==> build 6 <==
Design cardinal_router, start of the top module:
module cardinal_router 
#(
    parameter PACKET_SIZE = 64
)
(
    input clk, reset,                     
    output polarity,
    input cwsi,                          
    output cwri,                         
    input [PACKET_SIZE - 1:0] cwdi,      
    input ccwsi,                         
    output ccwri,                        
    input [PACKET_SIZE - 1:0] ccwdi,     
    input pesi,                          
    output peri,                         
    input [PACKET_SIZE - 1:0] pedi,      
    output cwso,                         
    input cwro,                          
    output [PACKET_SIZE - 1:0] cwdo,     
    output ccwso,                        
    input ccwro,                         
    output [PACKET_SIZE - 1:0] ccwdo,    
    output peso,                         
    input pero,                          
    output [PACKET_SIZE - 1:0] pedo      
);
clock: 2.05 ns
lec_check: 0
cap_margin: 20
cell_pad_in_sites_detail_placement: 0
core_margin: 2
core_utilization: 66
cts_cluster_diameter: 358
cts_cluster_size: 43
hold_slack_margin: -0.08
max_routing_layer: met5
setup_slack_margin: 0.34
slew_margin: 20
tns_end_percent: 85
run.sh (not shown) runs the stock make flow with config.mk's settings and CLKGATE_MAP_FILE=.
==> inputs of trial 46, as changes to build 6 <==
==> flow/config.mk (replaced) <==
export PLATFORM = sky130hd
export DESIGN_NAME = cardinal_router
export DESIGN_NICKNAME = cardinal_router
export VERILOG_FILES = /design/flow/design.v
export SDC_FILE = /design/flow/constraint.sdc
export NUM_CORES = 4
export LEC_CHECK = 0
export CAP_MARGIN = 20
export CELL_PAD_IN_SITES_DETAIL_PLACEMENT = 1
export CELL_PAD_IN_SITES_GLOBAL_PLACEMENT = 3
export CORE_MARGIN = 2
export CORE_UTILIZATION = 18
export CTS_CLUSTER_DIAMETER = 313
export GPL_TIMING_DRIVEN = 1
export PLACE_DENSITY_LB_ADDON = 0.18
export SETUP_SLACK_MARGIN = 0.46
export SLEW_MARGIN = 40
==> flow/constraint.sdc (replaced) <==
create_clock -name core_clock -period 6.07 [get_ports {clk}]
set_input_delay 1.2140 -clock core_clock [delete_from_list [all_inputs] [get_ports {clk}]]
set_output_delay 1.2140 -clock core_clock [all_outputs]
set_load 0.01 [all_outputs]
==> inputs of trial 97, as changes to build 6 <==
==> flow/config.mk (replaced) <==
export PLATFORM = sky130hd
export DESIGN_NAME = cardinal_router
export DESIGN_NICKNAME = cardinal_router
export VERILOG_FILES = /design/flow/design.v
export SDC_FILE = /design/flow/constraint.sdc
export NUM_CORES = 4
export LEC_CHECK = 0
export CAP_MARGIN = 20
export CORE_MARGIN = 2
export CORE_UTILIZATION = 59
export SLEW_MARGIN = 20
==> flow/constraint.sdc (replaced) <==
create_clock -name core_clock -period 2.02 [get_ports {clk}]
set_input_delay 0.4040 -clock core_clock [delete_from_list [all_inputs] [get_ports {clk}]]
set_output_delay 0.4040 -clock core_clock [all_outputs]
set_load 0.01 [all_outputs]
==> flow_metrics.tcl <==
# flow metrics
set metrics [dict create \
    die_h_microns 239.1 \
    gp_congestion 0.8570 \
    hpwl_microns 69610 \
    outcome "failed layout checks" \
    setup_ws_ns -0.5910 \
    setup_violations 775 \
    numCtsBuffers 78 \
    dp.cells 4623 \
    so_faults "setup timing" \
]
# the run above: trial 97

==> flow_metrics.tcl <==
# flow metrics
set metrics [dict create \
    outcome "no timing/DRC/antenna violations" \
    slowest_delay_ns 0.64 \
    dp.cells 6188 \
    gp_congestion 0.6848 \
    hold_violations 0 \
    hpwl_microns 99800 \
    setup_violations 0 \
    numCtsBuffers 106 \
    yosys-stat-area_sq_um 32620 \
    setup_ws_ns 1.431 \
]
# the run above: trial 46

==> flow_metrics.tcl <==
# implementation run metrics
set metrics [dict create \
    outcome "aborted with a tool error" \
    stop_stage "global routing (5_1_grt)" \
    synth_top_flop_cell "dfxtp_1" \
    yosys_cells 3655 \
    die_h_microns 226.3 \
    yosys-stat-area_sq_um 32620 \
    die_area_sq_um 51220 \
    initial_utilization 0.6678 \
    dp.cells 4573 \
    gp_congestion 0.8894 \
    cts.path.max_buffers 3 \
    hpwl_microns 69950 \
    top_cell "nand2_1" \
    synth.largest_area_cell "dfxtp_1" \
    numCtsBuffers 22 \
]
# the run above: build 6


* * *

==> maple: inputs <==
Starting RTL as in the previous note.
## cardinal_router
module cardinal_router 
#(
    parameter PACKET_SIZE = 64
)
(
    input clk, reset,                     
    output polarity,
    input cwsi,                          
    output cwri,                         
    input [PACKET_SIZE - 1:0] cwdi,      
    input ccwsi,                         
    output ccwri,                        
    input [PACKET_SIZE - 1:0] ccwdi,     
    input pesi,                          
    output peri,                         
    input [PACKET_SIZE - 1:0] pedi,      
    output cwso,                         
    input cwro,                          
    output [PACKET_SIZE - 1:0] cwdo,     
    output ccwso,                        
    input ccwro,                         
    output [PACKET_SIZE - 1:0] ccwdo,    
    output peso,                         
    input pero,                          
    output [PACKET_SIZE - 1:0] pedo      
);
make LEC_CHECK=0 CAP_MARGIN=20 CELL_PAD_IN_SITES_DETAIL_PLACEMENT=0 CELL_PAD_IN_SITES_GLOBAL_PLACEMENT=0 CORE_MARGIN=2 CORE_UTILIZATION=40 CTS_CLUSTER_SIZE=81 GPL_ROUTABILITY_DRIVEN=0 GPL_TIMING_DRIVEN=0 HOLD_SLACK_MARGIN=0.07 PLACE_DENSITY_LB_ADDON=0.01 SETUP_SLACK_MARGIN=1.03 SLEW_MARGIN=30 TNS_END_PERCENT=25 finish   # period 4.0 ns
==> inputs of zinc, as changes to maple <==
CELL_PAD_IN_SITES_DETAIL_PLACEMENT = default   (was 0)
CELL_PAD_IN_SITES_GLOBAL_PLACEMENT = default   (was 0)
CORE_UTILIZATION = 58   (was 40)
CTS_CLUSTER_SIZE = default   (was 81)
GPL_ROUTABILITY_DRIVEN = default   (was 0)
GPL_TIMING_DRIVEN = default   (was 0)
HOLD_SLACK_MARGIN = default   (was 0.07)
PLACE_DENSITY_LB_ADDON = default   (was 0.01)
SETUP_SLACK_MARGIN = default   (was 1.03)
SLEW_MARGIN = 20   (was 30)
TNS_END_PERCENT = default   (was 25)
==> flow/constraint.sdc (replaced) <==
create_clock -name core_clock -period 2.19 [get_ports {clk}]
set_input_delay 0.4380 -clock core_clock [delete_from_list [all_inputs] [get_ports {clk}]]
set_output_delay 0.4380 -clock core_clock [all_outputs]
set_load 0.01 [all_outputs]
==> notes <==
- zinc completed and failed the layout checks on negative setup slack. maple ran to the end with no violations.
- Of maple and zinc, maple has the higher clock skew (gap 0.0042 ns).
- Sequential share of layout area: maple is higher than zinc (3.2 points).
- In zinc the clock power is higher than in maple, by 76%.
- Against maple, the non-clock buffer count of zinc is higher by 10.
- Combinational power: zinc is larger than maple (about 130%).
- Between zinc and maple, the lower clock-buffer cell count is in zinc (gap 10).

* * *

==> run B <==
cardinal_router again, from the RTL that the note above started with.
==> flow/config.mk <==
export PLATFORM = sky130hd
export DESIGN_NAME = cardinal_router
export DESIGN_NICKNAME = cardinal_router
export VERILOG_FILES = /design/flow/design.v
export SDC_FILE = /design/flow/constraint.sdc
export NUM_CORES = 4
export LEC_CHECK = 0
export ABC_AREA = 1
export CAP_MARGIN = 20
export CELL_PAD_IN_SITES_GLOBAL_PLACEMENT = 2
export CORE_ASPECT_RATIO = 1.39
export CORE_MARGIN = 2
export CORE_UTILIZATION = 40
export HOLD_SLACK_MARGIN = 0.15
export MIN_ROUTING_LAYER = met2
export PLACE_DENSITY_LB_ADDON = 0.25
export SLEW_MARGIN = 20
export TNS_END_PERCENT = 65
==> flow/constraint.sdc <==
create_clock -name core_clock -period 6.22 [get_ports {clk}]
set_input_delay 1.2440 -clock core_clock [delete_from_list [all_inputs] [get_ports {clk}]]
set_output_delay 1.2440 -clock core_clock [all_outputs]
set_load 0.01 [all_outputs]
==> run F (differences from run B) <==
Settings changed: ABC_AREA 1 to not set, CELL_PAD_IN_SITES_GLOBAL_PLACEMENT 2 to not set, CORE_ASPECT_RATIO 1.39 to not set, CORE_UTILIZATION 40 to 68, CTS_CLUSTER_SIZE set to 37, HOLD_SLACK_MARGIN 0.15 to not set, MIN_ROUTING_LAYER met2 to not set, PLACE_DENSITY_LB_ADDON 0.25 to not set, TNS_END_PERCENT 65 to not set.
==> flow/constraint.sdc (replaced) <==
create_clock -name core_clock -period 2.53 [get_ports {clk}]
set_input_delay 0.5060 -clock core_clock [delete_from_list [all_inputs] [get_ports {clk}]]
set_output_delay 0.5060 -clock core_clock [all_outputs]
set_load 0.01 [all_outputs]
==> run K (differences from run B) <==
Settings changed: ABC_AREA 1 to not set, CAP_MARGIN 20 to 10, CELL_PAD_IN_SITES_DETAIL_PLACEMENT set to 2, CELL_PAD_IN_SITES_GLOBAL_PLACEMENT 2 to 0, CORE_ASPECT_RATIO 1.39 to not set, CORE_MARGIN 2 to 4, CORE_UTILIZATION 40 to 57, CTS_CLUSTER_DIAMETER set to 187, HOLD_SLACK_MARGIN 0.15 to not set, PLACE_DENSITY_LB_ADDON 0.25 to 0.28, TNS_END_PERCENT 65 to not set.
==> flow/constraint.sdc (replaced) <==
create_clock -name core_clock -period 2.2 [get_ports {clk}]
set_input_delay 0.4400 -clock core_clock [delete_from_list [all_inputs] [get_ports {clk}]]
set_output_delay 0.4400 -clock core_clock [all_outputs]
set_load 0.01 [all_outputs]
==> run E (differences from run B) <==
Settings changed: ABC_AREA 1 to not set, CELL_PAD_IN_SITES_DETAIL_PLACEMENT set to 1, CELL_PAD_IN_SITES_GLOBAL_PLACEMENT 2 to 0, CORE_ASPECT_RATIO 1.39 to not set, CTS_CLUSTER_SIZE set to 81, GPL_ROUTABILITY_DRIVEN set to 0, GPL_TIMING_DRIVEN set to 0, HOLD_SLACK_MARGIN 0.15 to 0.07, MIN_ROUTING_LAYER met2 to not set, SETUP_SLACK_MARGIN set to 1.03, SLEW_MARGIN 20 to 30, TNS_END_PERCENT 65 to 50.
==> flow/constraint.sdc (replaced) <==
create_clock -name core_clock -period 4.0 [get_ports {clk}]
set_input_delay 0.8000 -clock core_clock [delete_from_list [all_inputs] [get_ports {clk}]]
set_output_delay 0.8000 -clock core_clock [all_outputs]
set_load 0.01 [all_outputs]
==> impl_metrics.yaml <==
# implementation run metrics
final_timing:
  holdWs_ns: 0.461
  rsz0062_at_grt: "no"
  hold_violations: 0
critical_path:
  worst-path-max-fanout: 90
  cpMostUsedCell: "buf_4"
synthesis:
  ys_area_mm2: 0.0360
drt:
  drt_iter0_markers: 8529
  routed.top_layer: "met5"
die:
  fp-row-count: 129
  nWellTaps: 1179
final_layout:
  comb_area_frac: 0.381
  clk_share: 0.0623
outcome:
  status: "complete, no violations"
(the above is from run B)
==> impl_metrics.yaml <==
# implementation run metrics
outcome:
  status: "complete, no violations"
die:
  fp-row-count: 104
final_timing:
  clock_skew_ns: 0.0233
  holdWs_ns: 0.466
  rsz0062_at_grt: "yes"
  hold_violations: 0
drt:
  routed.top_layer: "met5"
critical_path:
  cpMostUsedCell: "clkbuf_1"
  worst-path-max-fanout: 10
final_layout:
  comb_area_frac: 0.377
  clk_share: 0.0660
synthesis:
  ys_area_mm2: 0.0326
cts:
  htreeDepth: 3
(the above is from run E)
==> impl_metrics.yaml <==
# generated from flow reports
outcome:
  status: "stopped before the end"
  stop_stage: "detailed placement (3_5_place_dp)"
  firstError: "Error: detail_place.tcl, 38 bad optional access"
die:
  core_mm2: 0.0565
  fp.dieW_um: 247
  die_h_um: 247
  fp-row-count: 87
synthesis:
  postSynthCellCount: 3655
  yosys.area_share.simple: 0.150
  ys_ff: 779
  ys_area_mm2: 0.0326
  synth.most_common_cell: "nand2_1"
  synthFlopType: "dfxtp_1"
(the above is from run K)
==> impl_metrics.yaml <==
# generated from flow reports
synthesis:
  yosys.area_share.simple: 0.150
  ys_area_mm2: 0.0326
  ys_sh_aoi: 0.165
  topCombFamilyByArea: "multiplexers"
  ys_async_sr_fraction: 0
  postSynthCellCount: 3655
  ys_seq_share: 0.478
placed_design:
  post-place-ws_ns: -0.0409
  placed_cell_area_mm2: 0.0375
outcome:
  status: "stopped before the end"
  firstError: "[ERROR GRT-0232] Routing congestion too high. Check the congestion heatmap in the GUI."
  stop_stage: "global routing (5_1_grt)"
die:
  fp-row-count: 80
  die_h_um: 223
global_routing:
  top_usage_layer: "met2"
(the above is from run F)
Power and IR drop assume default switching activity.
